==> amber <==
// SimulatedDevice
module SimulatedDevice(
    input[1:0] global_state,
    input sys_clk,
    input rx,
    output tx,
    input turn_left_signal,
    input turn_right_signal,
    input move_forward_signal,
    input move_backward_signal,
    input place_barrier_signal,
    input destroy_barrier_signal,
    input rst,
    input clutch,
    input throttle,
    input brake,
    input power_on,
    input power_off,
    output front_detector,
    output back_detector,
    output left_detector,
    output right_detector,
    output move_backward_light,
    output move_forward_light,
    output turn_left_light,
    output turn_right_light,
    output power_light,
    output reg [2:0] state_light,
    output reg [3:0] moving_light,
    output [7:0] seg1,
    output [7:0] seg2,
    output [7:0] an
    );
clock: 32.8 ns
lec_check: 0
abc_area: 0
cap_margin: 20
cell_pad_in_sites_global_placement: 1
core_aspect_ratio: 1.57
core_margin: 7
core_utilization: 50
cts_cluster_size: 24
gpl_routability_driven: 1
hold_slack_margin: -0.03
place_density_lb_addon: 0.29
setup_slack_margin: 3.0
slew_margin: 20
tns_end_percent: 10
run.sh (not shown) runs the stock make flow with config.mk's settings and CLKGATE_MAP_FILE=.
==> willow: changes against amber <==
==> flow/config.mk (replaced) <==
export PLATFORM = sky130hd
export DESIGN_NAME = SimulatedDevice
export DESIGN_NICKNAME = SimulatedDevice
export VERILOG_FILES = /design/flow/design.v
export SDC_FILE = /design/flow/constraint.sdc
export NUM_CORES = 4
export LEC_CHECK = 0
export ABC_AREA = 1
export CAP_MARGIN = 20
export CORE_MARGIN = 2
export CORE_UTILIZATION = 58
export SLEW_MARGIN = 20
==> flow/constraint.sdc (replaced) <==
create_clock -name core_clock -period 17.0 [get_ports {sys_clk}]
set_input_delay 3.4000 -clock core_clock [delete_from_list [all_inputs] [get_ports {sys_clk}]]
set_output_delay 3.4000 -clock core_clock [all_outputs]
set_load 0.01 [all_outputs]
==> metrics.log <==
[flow] final metrics
INFO  metric path_max_fanout = 20
INFO  metric route.vias.total = 32200
INFO  metric number_of_buffers_inserted_during_clock_tree_synthesis = roughly 42
INFO  metric cp.arrival = about 28 ns
INFO  metric clock_net_power = between 500 and 600 uW
INFO  metric via_cell_ratio = ~6
INFO  metric peakVddDrop = 43.8 uV
INFO  metric internal_power = about 870 uW
INFO  metric initial_utilization = 0.507
INFO  metric seq_group = 572 uW
INFO  metric first_iter_violations = around 1800
INFO  metric p_seq_frac = 0.517
INFO  metric final-clk-cell-share = 0.0380
INFO  metric min_to = ma.mc.divclk_cnt[0]
INFO  metric pin_count_of_the_biggest_net_entering_global_routing = ~91
INFO  metric status = no timing/DRC/antenna violations
INFO  metric num-clock-buffers = ~70
INFO  metric die_w = around 220 um
INFO  metric largestPowerGroup = registers
INFO  metric fin_cells = about 5400
INFO  metric num_tap_cells = approximately 900
(the above is from amber)
==> metrics.log <==
[flow] final metrics
INFO  metric seq_group = ~1.1 mW
INFO  metric cp.arrival = ~16 ns
INFO  metric num_tap_cells = approximately 750
INFO  metric route.vias.total = between 30000 and 40000
INFO  metric peakVddDrop = ~86 uV
INFO  metric clock_net_power = ~1.2 mW
INFO  metric via_cell_ratio = between 5 and 6
INFO  metric die_w = 241 um
INFO  metric final-clk-cell-share = 0.0491
INFO  metric min_to = md.tx.act_down
INFO  metric first_iter_violations = between 1000 and 1500
INFO  metric status = no timing/DRC/antenna violations
(the above is from willow)

========
==> inputs of run D <==
SimulatedDevice again, from the RTL that the note above started with.
export LEC_CHECK = 0
export ABC_AREA = 1
export CAP_MARGIN = 0
export CORE_MARGIN = 2
export CORE_UTILIZATION = 72
export CTS_CLUSTER_DIAMETER = 233
export CTS_CLUSTER_SIZE = 48
export PLACE_DENSITY = 0.62
export SETUP_SLACK_MARGIN = -1.06
export SLEW_MARGIN = 20
create_clock -name core_clock -period 13.6 [get_ports {sys_clk}]
==> inputs of run Z, as changes to run D <==
- CAP_MARGIN: 0 -> 5
- CTS_CLUSTER_DIAMETER: 233 -> 290
- CTS_CLUSTER_SIZE: 48 -> 37
- PLACE_DENSITY: 0.62 -> not set
- PLACE_DENSITY_LB_ADDON: not set -> 0.16
- SETUP_SLACK_MARGIN: -1.06 -> 4.1
==> flow/constraint.sdc (replaced) <==
create_clock -name core_clock -period 13.8 [get_ports {sys_clk}]
set_input_delay 2.7600 -clock core_clock [delete_from_list [all_inputs] [get_ports {sys_clk}]]
set_output_delay 2.7600 -clock core_clock [all_outputs]
set_load 0.01 [all_outputs]
==> results <==
Run D stopped in 5_1_grt with ODB-0269. Run Z never finished: it broke off in 5_1_grt. Synthesized cell count is the same in run Z and run D. In die size, run Z and run D do not differ. Area after synthesis is the same in run Z and run D.

========
==> run a: inputs <==
SimulatedDevice again, from the RTL that the note above started with.
Design SimulatedDevice, start of the top module:
module SimulatedDevice(
    input[1:0] global_state,
    input sys_clk,
    input rx,
    output tx,
    input turn_left_signal,
    input turn_right_signal,
    input move_forward_signal,
    input move_backward_signal,
    input place_barrier_signal,
    input destroy_barrier_signal,
    input rst,
    input clutch,
    input throttle,
    input brake,
    input power_on,
    input power_off,
    output front_detector,
    output back_detector,
    output left_detector,
    output right_detector,
    output move_backward_light,
    output move_forward_light,
    output turn_left_light,
    output turn_right_light,
    output power_light,
    output reg [2:0] state_light,
    output reg [3:0] moving_light,
    output [7:0] seg1,
    output [7:0] seg2,
    output [7:0] an
    );
Settings: LEC_CHECK=0, CAP_MARGIN=35, CORE_ASPECT_RATIO=1.57, CORE_MARGIN=2, CORE_UTILIZATION=72, CTS_CLUSTER_SIZE=21, HOLD_SLACK_MARGIN=0.29, PLACE_DENSITY_LB_ADDON=0.14, SLEW_MARGIN=20; clock period 18.5 ns.
==> inputs of run b, as changes to run a <==
ABC_AREA = 1   (was default)
CAP_MARGIN = 20   (was 35)
CORE_ASPECT_RATIO = default   (was 1.57)
CTS_CLUSTER_DIAMETER = 268   (was default)
CTS_CLUSTER_SIZE = default   (was 21)
HOLD_SLACK_MARGIN = default   (was 0.29)
PLACE_DENSITY = 0.62   (was default)
PLACE_DENSITY_LB_ADDON = default   (was 0.14)
SETUP_SLACK_MARGIN = -1.04   (was default)
==> flow/constraint.sdc (replaced) <==
create_clock -name core_clock -period 13.6 [get_ports {sys_clk}]
set_input_delay 2.7200 -clock core_clock [delete_from_list [all_inputs] [get_ports {sys_clk}]]
set_output_delay 2.7200 -clock core_clock [all_outputs]
set_load 0.01 [all_outputs]
==> summary of the runs <==
Run a ended with an error in 5_1_grt, error GRT-0232. Run b completed, yet does not pass: negative setup slack. Area after synthesis: run a is larger than run b (about 7%). Die area: run b is smaller than run a (about 6%). Against run a, the synthesized cell count of run b is larger by 8.1%.
Power and IR drop assume default switching activity.
